Setup of run A:
==> flow/design.v (excerpt) <==
module pipelined(
    input  wire              clk,
    input  wire              rst,
    input  wire              in_valid,
    output wire              in_ready,
    input  wire signed [15:0] a,
    input  wire signed [15:0] b,
    input  wire signed [15:0] c,
    input  wire signed [15:0] d,
    input  wire signed [15:0] e,
    output reg               out_valid,
    input  wire              out_ready,
    output reg signed [31:0]  y
);
    wire s3_ready_in;
    wire s2_ready_in;
    wire s1_ready_in;
    assign s3_ready_in = (~out_valid) || (out_valid && out_ready);
    assign s2_ready_in = (~s2_valid)  || (s2_valid  && s3_ready_in);
    assign s1_ready_in = (~s1_valid)  || (s1_valid  && s2_ready_in);
    assign in_ready = s1_ready_in;
    wire in_send = in_valid && in_ready;
    reg signed [31:0] s1_p1;
    reg signed [31:0] s1_p2;
    reg signed [15:0] s1_e;
    reg               s1_valid;
    always @(posedge clk) begin
        if (rst) begin
            s1_valid <= 1'b0;
            s1_p1    <= 32'sd0;
            s1_p2    <= 32'sd0;
            s1_e     <= 16'sd0;
        end else if (s1_ready_in) begin
            s1_valid <= in_send;
            if (in_send) begin
                s1_p1 <= $signed(a) * $signed(b);
                s1_p2 <= $signed(c) * $signed(d);
                s1_e  <= e;
            end
        end
    end
    reg signed [31:0] s2_s;
  ...
For scale: about 3200 cells after synthesis, ~28000 µm² of cells after synthesis.
Settings: LEC_CHECK=0, CAP_MARGIN=25, CELL_PAD_IN_SITES_DETAIL_PLACEMENT=2, CORE_MARGIN=8, CORE_UTILIZATION=67, CTS_CLUSTER_DIAMETER=81, CTS_CLUSTER_SIZE=32, GPL_ROUTABILITY_DRIVEN=1, HOLD_SLACK_MARGIN=0.24, SETUP_SLACK_MARGIN=1.22, SLEW_MARGIN=35, TNS_END_PERCENT=60; clock period 8.0 ns.
run.sh (not shown) runs the stock make flow with config.mk's settings and CLKGATE_MAP_FILE=.
Run A did not finish: a tool error stopped it during 3_5_place_dp.
For run B, these inputs were changed with respect to run A:
Settings: SETUP_SLACK_MARGIN changed from 1.22 to -0.79; HOLD_SLACK_MARGIN removed (was 0.24); CELL_PAD_IN_SITES_DETAIL_PLACEMENT removed (was 2); SLEW_MARGIN changed from 35 to 20; CORE_UTILIZATION changed from 67 to 46; PLACE_DENSITY newly set to 0.75; CAP_MARGIN changed from 25 to 20; CTS_CLUSTER_DIAMETER changed from 81 to 246; TNS_END_PERCENT removed (was 60); GPL_ROUTABILITY_DRIVEN removed (was 1); CTS_CLUSTER_SIZE changed from 32 to 100; CORE_MARGIN changed from 8 to 2.
--- outcome ---
- Run B has completed all stages; timing, DRC and antenna checks passed.
- Lower number of rows in the core area was reported by run A, not run B.
- Initial core utilization in run B is 21 points below run A.
- Sort run B and run A by width of the chip asc -> top: run A
- Total cells reported by yosys after synthesis came out exactly the same in run B and run A.
- Re post-synthesis adder-cell area fraction: no difference whatsoever between run B and run A.
- Compared with run A, run B shows die area that has gone up by more than a quarter.
diff inputs: run B => run C
Settings: swapping 246 for 313 in CTS_CLUSTER_DIAMETER; putting TNS_END_PERCENT at 5 where nothing was set; swapping 46 for 40 in CORE_UTILIZATION; putting ABC_AREA at 1 where nothing was set; clearing PLACE_DENSITY, which used to be 0.75; putting CORE_ASPECT_RATIO at 1.77 where nothing was set.
## What came out
- Comparing run B and run C, the lower global-route track usage on met3 is on run C.
- Row combinational fraction of the cell area: run C lower / run B higher
- Area added between synthesis and finish (run C over run B): decrease, 2.6 points
- The placer's final routability congestion estimate reported for run C is greater than that of run B by about 7%.
For run D, these inputs were changed with respect to run C:
Settings: ABC_AREA: 1 -> unset; SETUP_SLACK_MARGIN: -0.79 -> unset; SLEW_MARGIN: 20 -> 25; CTS_CLUSTER_DIAMETER: 313 -> unset; CORE_ASPECT_RATIO: 1.77 -> unset; CELL_PAD_IN_SITES_DETAIL_PLACEMENT: unset -> 2; TNS_END_PERCENT: 5 -> 60; GPL_ROUTABILITY_DRIVEN: unset -> 0; CTS_CLUSTER_SIZE: 100 -> unset.
==> comparison <==
Run D finished all stages; layout check result: FAIL, due to negative setup slack.
Lower number of filler cells placed in the layout among run D and run C: run D
Design area went down by a little under 10% going from run C to run D.
Diff run C -> run D: complex-gate fraction of the synthesized area higher; chip footprint lower.
When run D is set beside run C, its post-synthesis sequential area ratio turns out to be 1.4 points larger.
Row global-route usage: run D higher / run C lower
Note that the detailed-routed wire length on met3 recorded for run C amounts to 0.19 times the value seen in run D.
Run D packs its core tighter than run C.
Changes in run E relative to run D:
Settings: removing CELL_PAD_IN_SITES_DETAIL_PLACEMENT (formerly 2); setting ABC_AREA to 1 for the first time; changing SLEW_MARGIN from 25 to 20; setting CTS_CLUSTER_SIZE to 100 for the first time; setting CORE_ASPECT_RATIO to 1.89 for the first time; removing TNS_END_PERCENT (formerly 60); changing CORE_UTILIZATION from 40 to 37; setting CTS_CLUSTER_DIAMETER to 246 for the first time; removing GPL_ROUTABILITY_DRIVEN (formerly 0).
## What came out
- Having completed the whole flow, run E delivered a layout that passed the timing, DRC and antenna checks.
- Compared with run D, run E improves maximum frequency.
- Diff run D and run E: register-to-register slack lower in run D
- The critical path arrival of run E falls short of that of run D by 1590 ps.
- Run D fits on a die that is smaller than the die of run E.
- Between run D and run E, global-route usage is lower for run E, run D comes in above that.
- Re xor and xnor fraction of the mapped netlist area: run E is 1.2 points down on run D.

---

== wip/pepper ==
pipelined again, from the RTL that the note above started with.
clock: 8.0 ns
lec_check: 0
cap_margin: 20
cell_pad_in_sites_detail_placement: 2
core_margin: 2
core_utilization: 40
cts_cluster_diameter: 201
cts_cluster_size: 32
gpl_routability_driven: 1
slew_margin: 25
tns_end_percent: 60
Finished, but not clean: wip/pepper, with negative setup slack.
Edits applied to the flow inputs when going from wip/pepper to wip/quartz:
Settings: putting CELL_PAD_IN_SITES_GLOBAL_PLACEMENT at 3 where nothing was set; clearing CTS_CLUSTER_DIAMETER, which used to be 201; clearing GPL_ROUTABILITY_DRIVEN, which used to be 1; swapping 25 for 20 in SLEW_MARGIN; clearing CTS_CLUSTER_SIZE, which used to be 32; swapping 60 for 40 in TNS_END_PERCENT; swapping 20 for 10 in CAP_MARGIN; clearing CELL_PAD_IN_SITES_DETAIL_PLACEMENT, which used to be 2.
==> comparison <==
- wip/quartz went all the way through the flow, and no timing, DRC or antenna check failed.
- wip/quartz vs. wip/pepper: global-route track usage on met3 has decreased, required time of the critical path has decreased.
- Diff wip/quartz..wip/pepper | cell area after synthesis | negligible
Changes in wip/sierra relative to wip/quartz:
Settings: ABC_AREA: unset -> 1; CORE_ASPECT_RATIO: unset -> 0.5; CORE_UTILIZATION: 40 -> 66; SETUP_SLACK_MARGIN: unset -> -0.79; CTS_CLUSTER_DIAMETER: unset -> 301; CTS_CLUSTER_SIZE: unset -> 100; CELL_PAD_IN_SITES_GLOBAL_PLACEMENT: 3 -> unset; TNS_END_PERCENT: 40 -> unset; CAP_MARGIN: 10 -> 20.
Notes after the runs:
In the flow results for wip/quartz and wip/sierra, the first-pass GRT wire length is smaller on wip/quartz.
The lower global-route usage came out of wip/quartz.
Summary of wip/sierra over wip/quartz: clock buffer count decreased by 1 relative to the old numbers; non-clock buffer count lost 29%; final cell count went up 22%.
A destination of the critical timing path of s1_p1[24]$_SDFFE_PP0P_ is what wip/sierra shows, while s1_p2[29]$_SDFFE_PP0P_ belongs to wip/quartz.
wip/sierra gives more worst setup slack than wip/quartz did.
[inputs] wip/ember vs wip/sierra
Settings: CORE_ASPECT_RATIO no longer set, was 0.5; CORE_UTILIZATION now 72, was 66; ABC_AREA no longer set, was 1; SETUP_SLACK_MARGIN now 0.91, was -0.79; CTS_CLUSTER_SIZE now 25, was 100; CTS_CLUSTER_DIAMETER no longer set, was 301; PLACE_DENSITY_LB_ADDON now 0.26, previously not set.
Findings:
- Taking wip/sierra as the reference, in wip/ember detailed-route via count lost about 20%; final tally of hold violations held; number of distinct library cell variants in the gate-level netlist after synthesis +78%.
